v25:
## MODULE_STATIC_PROCESS
module MODULE_STATIC_PROCESS (
    input clk,
    input rst,
    input [3:0] state_info,
    input [11:0] read_from_aux,
    input [11:0] read_from_ram,
    output reg [11:0] write2aux,
    output reg [11:0] write2ram,
    output reg [9:0] write2aux_addr,
    output reg [9:0] read_from_aux_addr,
    output reg [18:0] write2ram_addr,
    output reg[18:0] read_from_ram_addr,
    output reg ena_write_ram,
    output done
);
reg [18:0] cnt;
reg done_;
assign done=done_;
reg [4:0] cnt_buffer;
reg [11:0] color_buffer;
reg [11:0] buffer;
reg [11:0] color_reduced;
reg [15:0] color_cnt_1;
reg [15:0] color_cnt_2;
reg [15:0] color_cnt_3;
reg [15:0] color_cnt_4;
reg [15:0] color_cnt_5;
reg [15:0] color_cnt_6;
reg [15:0] color_cnt_7;
reg [15:0] color_cnt_8;
reg [15:0] color_cnt_9;
reg [15:0] color_cnt_10;
reg [15:0] color_cnt_11;
reg [15:0] color_cnt_12;
reg [15:0] color_cnt_13;
reg [15:0] color_cnt_14;
  ...
==> flow/config.mk <==
export PLATFORM = sky130hd
export DESIGN_NAME = MODULE_STATIC_PROCESS
export DESIGN_NICKNAME = MODULE_STATIC_PROCESS
export VERILOG_FILES = /design/flow/design.v
export SDC_FILE = /design/flow/constraint.sdc
export NUM_CORES = 4
export LEC_CHECK = 0
export ABC_AREA = 0
export CAP_MARGIN = 20
export CORE_MARGIN = 2
export CORE_UTILIZATION = 72
export CTS_CLUSTER_DIAMETER = 178
export CTS_CLUSTER_SIZE = 98
export PLACE_DENSITY = 0.6
export SETUP_SLACK_MARGIN = 4.4
export SLEW_MARGIN = 20
export TNS_END_PERCENT = 5
==> flow/constraint.sdc <==
create_clock -name core_clock -period 15.2 [get_ports {clk}]
set_input_delay 3.0400 -clock core_clock [delete_from_list [all_inputs] [get_ports {clk}]]
set_output_delay 3.0400 -clock core_clock [all_outputs]
set_load 0.01 [all_outputs]
run.sh (not shown) runs the stock make flow with config.mk's settings and CLKGATE_MAP_FILE=.
v25: it failed during global routing (5_1_grt), and the tool reported GRT-0116.
The inputs of v30 differ from those of v25 as listed below.
# v25
export LEC_CHECK = 0
export ABC_AREA = 0
export CAP_MARGIN = 20
export CORE_MARGIN = 2
export CORE_UTILIZATION = 72
export CTS_CLUSTER_DIAMETER = 178
export CTS_CLUSTER_SIZE = 98
export PLACE_DENSITY = 0.6
export SETUP_SLACK_MARGIN = 4.4
export SLEW_MARGIN = 20
export TNS_END_PERCENT = 5
create_clock -name core_clock -period 15.2 [get_ports {clk}]
# v30
export LEC_CHECK = 0
export CAP_MARGIN = 20
export CORE_MARGIN = 2
export CORE_UTILIZATION = 40
export PLACE_DENSITY = 0.6
export SLEW_MARGIN = 20
create_clock -name core_clock -period 28.4 [get_ports {clk}]
==> results <==
- FAIL v25 @ global routing (5_1_grt): tool exited with error
- The final layout from v30, which completed every stage, passed the timing, DRC and antenna checks at the end of the flow.
- v30 has number of clock buffers inserted by TritonCTS above what v25 had.
- In the floorplan summary, v30 is listed with a die area greater than that of v25.
- Comparing v30 against v25, there is no change at all in cell area after synthesis.
- v30 against v25: count of instances resized after the clock tree is built decreased 211, pre-CTS worst setup slack increased 11080 ps, maximum level of the CTS H-tree increased 1.
- | chip height | v30 vs v25 | 34% higher |
Setup changes, v30 to v33
# v30
export LEC_CHECK = 0
export CAP_MARGIN = 20
export CORE_MARGIN = 2
export CORE_UTILIZATION = 40
export PLACE_DENSITY = 0.6
export SLEW_MARGIN = 20
create_clock -name core_clock -period 28.4 [get_ports {clk}]
# v33
export LEC_CHECK = 0
export CAP_MARGIN = 20
export CELL_PAD_IN_SITES_GLOBAL_PLACEMENT = 3
export CORE_ASPECT_RATIO = 1.09
export CORE_MARGIN = 2
export CORE_UTILIZATION = 40
export SLEW_MARGIN = 20
create_clock -name core_clock -period 23.9 [get_ports {clk}]
--- outcome ---
- Finished, but not clean: v33, with negative setup slack.
- NOTE: core utilization of the finished layout in v33 exceeds that of v30
- v33 vs v30 — path depth of the worst reg2reg path dropped by a few percent
- v33 gives less combinational share of cell area than v30 did.
- Comparing v33 and v30, tap cell count is higher on v30.
- Compared to v30, v33 shows a narrower setup margin.
- Summary of the comparison: number of vias in the routed layout is higher in v33, relative to v30.
#### Input delta (v37 over v33)
# v33
export LEC_CHECK = 0
export CAP_MARGIN = 20
export CELL_PAD_IN_SITES_GLOBAL_PLACEMENT = 3
export CORE_ASPECT_RATIO = 1.09
export CORE_MARGIN = 2
export CORE_UTILIZATION = 40
export SLEW_MARGIN = 20
create_clock -name core_clock -period 23.9 [get_ports {clk}]
# v37
export LEC_CHECK = 0
export ABC_AREA = 0
export CAP_MARGIN = 20
export CELL_PAD_IN_SITES_GLOBAL_PLACEMENT = 3
export CORE_ASPECT_RATIO = 1.09
export CORE_MARGIN = 2
export CORE_UTILIZATION = 30
export GPL_ROUTABILITY_DRIVEN = 0
export MAX_ROUTING_LAYER = met4
export SETUP_SLACK_MARGIN = 5.0
export SLEW_MARGIN = 5
export TNS_END_PERCENT = 30
create_clock -name core_clock -period 23.9 [get_ports {clk}]
==> results <==
- v37: complete, dirty (negative setup slack)
- Nothing crashed in v33 and all stages finished; the problem is that the final layout failed, the offending checks being negative setup slack.
- Compared with v33, in v37 global-route met2 utilization shrank by 6.1 points, largest fanout on the critical path shrank by 1, shortest clock period the worst path allows after layout shrank by 170 ps.
- In the flow results for v33 and v37, the final worst-path setup slack is smaller on v33.
- Lower combined buffer and inverter count along the critical path among v33 and v37: v33
- [v37] antenna cell count rose 2 relative to v33
- From v33 to v37 the numbers moved as follows: design area now larger.
Edits applied to the flow inputs when going from v37 to v52:
# v37
export LEC_CHECK = 0
export ABC_AREA = 0
export CAP_MARGIN = 20
export CELL_PAD_IN_SITES_GLOBAL_PLACEMENT = 3
export CORE_ASPECT_RATIO = 1.09
export CORE_MARGIN = 2
export CORE_UTILIZATION = 30
export GPL_ROUTABILITY_DRIVEN = 0
export MAX_ROUTING_LAYER = met4
export SETUP_SLACK_MARGIN = 5.0
export SLEW_MARGIN = 5
export TNS_END_PERCENT = 30
create_clock -name core_clock -period 23.9 [get_ports {clk}]
# v52
export LEC_CHECK = 0
export CAP_MARGIN = 20
export CORE_MARGIN = 2
export CORE_UTILIZATION = 37
export PLACE_DENSITY = 0.6
export SLEW_MARGIN = 20
create_clock -name core_clock -period 28.4 [get_ports {clk}]
==> comparison <==
The higher combined global-route utilization of all metal layers came out of v37. The die area of v52 was superior to that of v37. Apart from v37, each of v37 and v52 ends the flow with a layout that passes the timing, DRC and antenna checks. v37 had finished all stages when the layout checks came back failing, citing negative setup slack. Wire length in v52 is about 18% below v37. v52 has layout overhead on the synthesized area below what v37 had.

Starting RTL as in the previous note.
export LEC_CHECK = 0
export ABC_AREA = 1
export CAP_MARGIN = 0
export CORE_MARGIN = 2
export CORE_UTILIZATION = 72
export CTS_CLUSTER_DIAMETER = 157
export CTS_CLUSTER_SIZE = 98
export PLACE_DENSITY = 0.6
export SLEW_MARGIN = 20
export TNS_END_PERCENT = 5
create_clock -name core_clock -period 15.8 [get_ports {clk}]
The first run stopped in global routing.
Edit:
- ABC_AREA: 1 -> default
- CTS_CLUSTER_DIAMETER: 157 -> default
- CTS_CLUSTER_SIZE: 98 -> default
- TNS_END_PERCENT: 5 -> default
- clock period: 15.8 -> 12.1 ns (I/O delays scaled with it)
After rerunning: The new run died in clock tree synthesis. Die area climbs by a few percent. Synthesized cell count fell by roughly a tenth. Area after synthesis grows by a few percent.
Edit:
- CAP_MARGIN: 0 -> 20
- CORE_UTILIZATION: 72 -> 8
- clock period: 12.1 -> 45.6 ns (I/O delays scaled with it)
What happened: With this change the flow completed without violations. Synthesized cell count does not change. Die size climbs to 8.8 times its value. Synthesized area is unchanged.

== run 1 ==
MODULE_STATIC_PROCESS again, from the RTL that the note above started with.
Settings: LEC_CHECK=0, ABC_AREA=1, CAP_MARGIN=20, CELL_PAD_IN_SITES_GLOBAL_PLACEMENT=0, CORE_MARGIN=2, CORE_UTILIZATION=67, CTS_CLUSTER_SIZE=56, GPL_TIMING_DRIVEN=1, MIN_ROUTING_LAYER=met1, PLACE_DENSITY=0.6, SLEW_MARGIN=20; clock period 25.0 ns.
Although run 1 finished all stages, its layout failed final checks on negative setup slack.
Changes in run 2 relative to run 1:
- CORE_UTILIZATION changed from 67 to 72
- CTS_CLUSTER_SIZE removed (was 56)
- GPL_TIMING_DRIVEN removed (was 1)
- CELL_PAD_IN_SITES_GLOBAL_PLACEMENT removed (was 0)
- MIN_ROUTING_LAYER removed (was met1)
- the clock period (ns, I/O delays scaled along) changed from 25.0 to 41.1
Notes after the runs:
Run 2 finished every step from synthesis to the final layout, and the layout passed the timing, DRC and antenna checks. The setup skew after layout in run 2 sits 0.0087 ns below the value recorded for run 1. Run 2 vs run 1, global-route usage over all layers went up by 6.5 points. Sort run 2 and run 1 by buffer-and-inverter tally for the worst setup path, ascending, and run 2 comes first. Cmp run 2 vs run 1: number of global-route vias before repair higher in run 2. Utilization run 1 -> run 2: down. Compared with run 1, in run 2 largest net degree at the start of global routing rose about 12%; routed wire length lower; violation count after the first detailed-routing iteration moved up; total via count after detailed routing fell by about 2%. Of run 2 and run 1, the higher post-CTS setup buffer count belongs to run 1.
For run 3, these inputs were changed with respect to run 2:
- clearing ABC_AREA, which used to be 1
- swapping 72 for 66 in CORE_UTILIZATION
- swapping 41.1 for 17.0 in the clock period (ns, I/O delays scaled along)
### Flow results
The log for run 3 ends in 5_1_grt with error GRT-0232, so the run never completed. Top-level I/O count of run 3 is on par with run 2. Delta (run 3 minus run 2): number of gates given a new drive strength after cts climbed 131, die size climbed about 11%, placed wire-length estimate climbed 19 mm, area of the core climbed about 12%.
Input-level comparison between run 4 and run 3:
- setting HOLD_SLACK_MARGIN to -0.09 for the first time
- setting ABC_AREA to 1 for the first time
- setting CTS_CLUSTER_DIAMETER to 293 for the first time
- changing the clock period (ns, I/O delays scaled along) from 17.0 to 23.5
==> comparison <==
- Run 3 did not finish; a tool error ended it in 5_1_grt.
- [flow] run 4 | stages: complete | final checks: fail | reason: negative setup slack
- Going from run 3 to run 4, synthesized cell count grew by more than 10%.
- Overall die height | run 4 below run 3
- Of run 3 and run 4, the higher mapped cell area belongs to run 3.
- Sort run 3 and run 4 by post-synthesis mux area share asc -> top: run 4
- Run 4 gives more placed instance count than run 3 did.
- Compared to run 3, run 4 has area fraction in xor and xnor cells 6.7 points lower.
- Higher yosys synthesis chip area among run 3 and run 4: run 3
- Relative to run 3, the post-CTS setup repair buffer count of run 4 is lower by 27%.
- Run 4 ends up with a worst slack at placement that is 7.06 ns higher than in run 3.
Setup changes, run 4 to run 5
- removing ABC_AREA (formerly 1)
- removing HOLD_SLACK_MARGIN (formerly -0.09)
- removing CTS_CLUSTER_DIAMETER (formerly 293)
## What came out
None of the runs run 5 and run 4 ends with a clean layout. Run 4 finished all stages; layout check result: FAIL, due to negative setup slack. Max global-route usage across run 5 and run 4: run 5. Going from run 4 to run 5, worst setup slack grew by 0.45 ns, floorplan row count +1, wire length of the first global-routing pass up 24 mm. color_buffer[11] as the destination of the critical timing path was reported by run 4, and color_buffer[10] by run 5.

Setup of build 46:
MODULE_STATIC_PROCESS again, from the RTL that the note above started with.
==> flow/design.v (excerpt) <==
module MODULE_STATIC_PROCESS (
    input clk,
    input rst,
    input [3:0] state_info,
    input [11:0] read_from_aux,
    input [11:0] read_from_ram,
    output reg [11:0] write2aux,
    output reg [11:0] write2ram,
    output reg [9:0] write2aux_addr,
    output reg [9:0] read_from_aux_addr,
    output reg [18:0] write2ram_addr,
    output reg[18:0] read_from_ram_addr,
    output reg ena_write_ram,
    output done
);
reg [18:0] cnt;
reg done_;
assign done=done_;
reg [4:0] cnt_buffer;
reg [11:0] color_buffer;
reg [11:0] buffer;
reg [11:0] color_reduced;
reg [15:0] color_cnt_1;
reg [15:0] color_cnt_2;
reg [15:0] color_cnt_3;
reg [15:0] color_cnt_4;
reg [15:0] color_cnt_5;
reg [15:0] color_cnt_6;
reg [15:0] color_cnt_7;
reg [15:0] color_cnt_8;
reg [15:0] color_cnt_9;
reg [15:0] color_cnt_10;
reg [15:0] color_cnt_11;
reg [15:0] color_cnt_12;
reg [15:0] color_cnt_13;
reg [15:0] color_cnt_14;
reg [15:0] color_cnt_15;
reg [15:0] color_cnt_16;
reg is_read_done;
always @(posedge clk) 
begin
    if(!rst)
    begin
      cnt=0;
      done_=0;
      cnt_buffer=0;
      color_buffer=0;
      buffer=0;
      color_reduced=0;
      color_cnt_1=0;
      color_cnt_2=0;
      color_cnt_3=0;
      color_cnt_4=0;
      color_cnt_5=0;
      color_cnt_6=0;
      color_cnt_7=0;
      color_cnt_8=0;
      color_cnt_9=0;
  ...
Settings: LEC_CHECK=0, CAP_MARGIN=5, CORE_MARGIN=2, CORE_UTILIZATION=71, CTS_CLUSTER_DIAMETER=29, CTS_CLUSTER_SIZE=42, MAX_ROUTING_LAYER=met4, SETUP_SLACK_MARGIN=5.0, SLEW_MARGIN=20; clock period 27.9 ns.
As the logs show, build 46 stopped at global routing after a tool error, so it never reached the end of the flow.
Input-level comparison between build 36 and build 46:
- PLACE_DENSITY newly set to 0.6
- CAP_MARGIN changed from 5 to 20
- CTS_CLUSTER_DIAMETER removed (was 29)
- CORE_UTILIZATION changed from 71 to 40
- CTS_CLUSTER_SIZE removed (was 42)
- MAX_ROUTING_LAYER removed (was met4)
- SETUP_SLACK_MARGIN removed (was 5.0)
- the clock period (ns, I/O delays scaled along) changed from 27.9 to 29.0
--- outcome ---
Build 46: aborted in global routing (tool error)
The flow did not stop early for build 36: all stages ran, and the layout cleared the timing, DRC and antenna checks.
The floorplan utilization of build 36 falls short of that of build 46 by 31 points.
Changes observed in build 36 relative to build 46: sequential area share after synthesis stayed essentially flat; post-synthesis average cell area stayed essentially flat; total core area rose by 39000 um^2; area reported by Yosys stat stayed essentially flat.
Per the comparison of build 36 with build 46, post-detailed-placement half-perimeter wirelength went up about 11%, number of levels the H-tree was split into fell 1, post-synthesis share of cell area spent on and, or, nand and nor gates comparable, worst-case setup slack after placement picked up an extra 0.27 ns, area after synthesis roughly the same.
Build 46 has a lower die span in x than build 36.
Input-level comparison between build 53 and build 36:
- putting MAX_ROUTING_LAYER at met4 where nothing was set
- swapping 40 for 65 in CORE_UTILIZATION
- putting CTS_CLUSTER_DIAMETER at 238 where nothing was set
- swapping 29.0 for 24.7 in the clock period (ns, I/O delays scaled along)
--- outcome ---
[build 53] flow finished | final checks: failed | reasons: negative setup slack. | clock network area share | build 36 vs build 53 | ≈ equal |. Looking at number of fillers in the final layout, build 53 sits 5471 below build 36. Looking at final cell count, build 53 sits about 2.4% lower than build 36 does. Row data arrival time of the worst path: build 53 lower / build 36 higher. Summary of build 53 over build 36: met2 wire length closely matched the old numbers; final area rose 5.2%; global-route wire length before repair closely matched the old numbers.

build 29:
Starting RTL as in the previous note.
export LEC_CHECK = 0
export ABC_AREA = 1
export CAP_MARGIN = 20
export CELL_PAD_IN_SITES_GLOBAL_PLACEMENT = 3
export CORE_ASPECT_RATIO = 1.09
export CORE_MARGIN = 4
export CORE_UTILIZATION = 30
export CTS_CLUSTER_DIAMETER = 21
export GPL_ROUTABILITY_DRIVEN = 1
export HOLD_SLACK_MARGIN = 0.2
export MAX_ROUTING_LAYER = met4
export SETUP_SLACK_MARGIN = 5.0
export SLEW_MARGIN = 5
export TNS_END_PERCENT = 30
create_clock -name core_clock -period 41.6 [get_ports {clk}]
Build 29 completed every stage of the flow, and the final layout passed the timing, DRC and antenna checks.
--- input diff build 29..build 23 ---
- CELL_PAD_IN_SITES_GLOBAL_PLACEMENT no longer set, was 3
- CORE_MARGIN now 2, was 4
- TNS_END_PERCENT no longer set, was 30
- CORE_UTILIZATION now 71, was 30
- CORE_ASPECT_RATIO no longer set, was 1.09
- HOLD_SLACK_MARGIN no longer set, was 0.2
- CTS_CLUSTER_SIZE now 73, previously not set
- CTS_CLUSTER_DIAMETER now 221, was 21
- SLEW_MARGIN now 20, was 5
- GPL_ROUTABILITY_DRIVEN no longer set, was 1
- the clock period (ns, I/O delays scaled along) now 27.9, was 41.6
==> comparison <==
Stage in which a tool error killed build 23: 5_1_grt.
Build 29 reached the end of the flow, and the finished layout is clean on the timing, DRC and antenna checks.
From build 23 to build 29, number of sinks handled by clock tree synthesis did not move at all.
Build 23 vs build 29: number of resized instances in the post-cts repair step up
When build 23 is measured against build 29, its pre-placement core utilization turns out 41 points higher.
Build 23 against build 29: die area shrank by about 60%, synthesized cell count shows no meaningful change, core outline area down about 60%, total half-perimeter wirelength after legalization and detailed placement down about 23%, final weighted congestion in routability-driven placement rose by 0.21.
Between build 29 and build 23, total number of H-tree levels decreased.
In the reports for build 29 and build 23, the larger number of post-CTS setup repair buffers belongs to build 23.
On build 23: post-detailed-placement cell area is 2.2% lower than what build 29 gave.
Modified inputs, build 8 compared to build 23
- an added PLACE_DENSITY of 0.6
- a deleted CTS_CLUSTER_SIZE that had been 73
- a deleted SETUP_SLACK_MARGIN that had been 5.0
- a deleted MAX_ROUTING_LAYER that had been met4
- a change of CORE_UTILIZATION from 71 to 13
- a deleted ABC_AREA that had been 1
- a deleted CTS_CLUSTER_DIAMETER that had been 221
- a change of the clock period (ns, I/O delays scaled along) from 27.9 to 41.1
[summary]
Build 8 closes out successfully: all stages finished, all timing, DRC and antenna checks passed. The mean post-synth cell area of build 8 exceeds that of build 23 by 0.92 um2. Number of levels in the clock H-tree came out higher on build 8 than on build 23. Delta (build 8 minus build 23): core area increased by 230000 um2 relative to the old numbers; overall die area increased by 230000 um2 relative to the old numbers; area fraction in and, or, nand and nor cells after synthesis decreased by 6.8 points relative to the old numbers; number of instances resized during post-cts repair decreased by 114 relative to the old numbers.
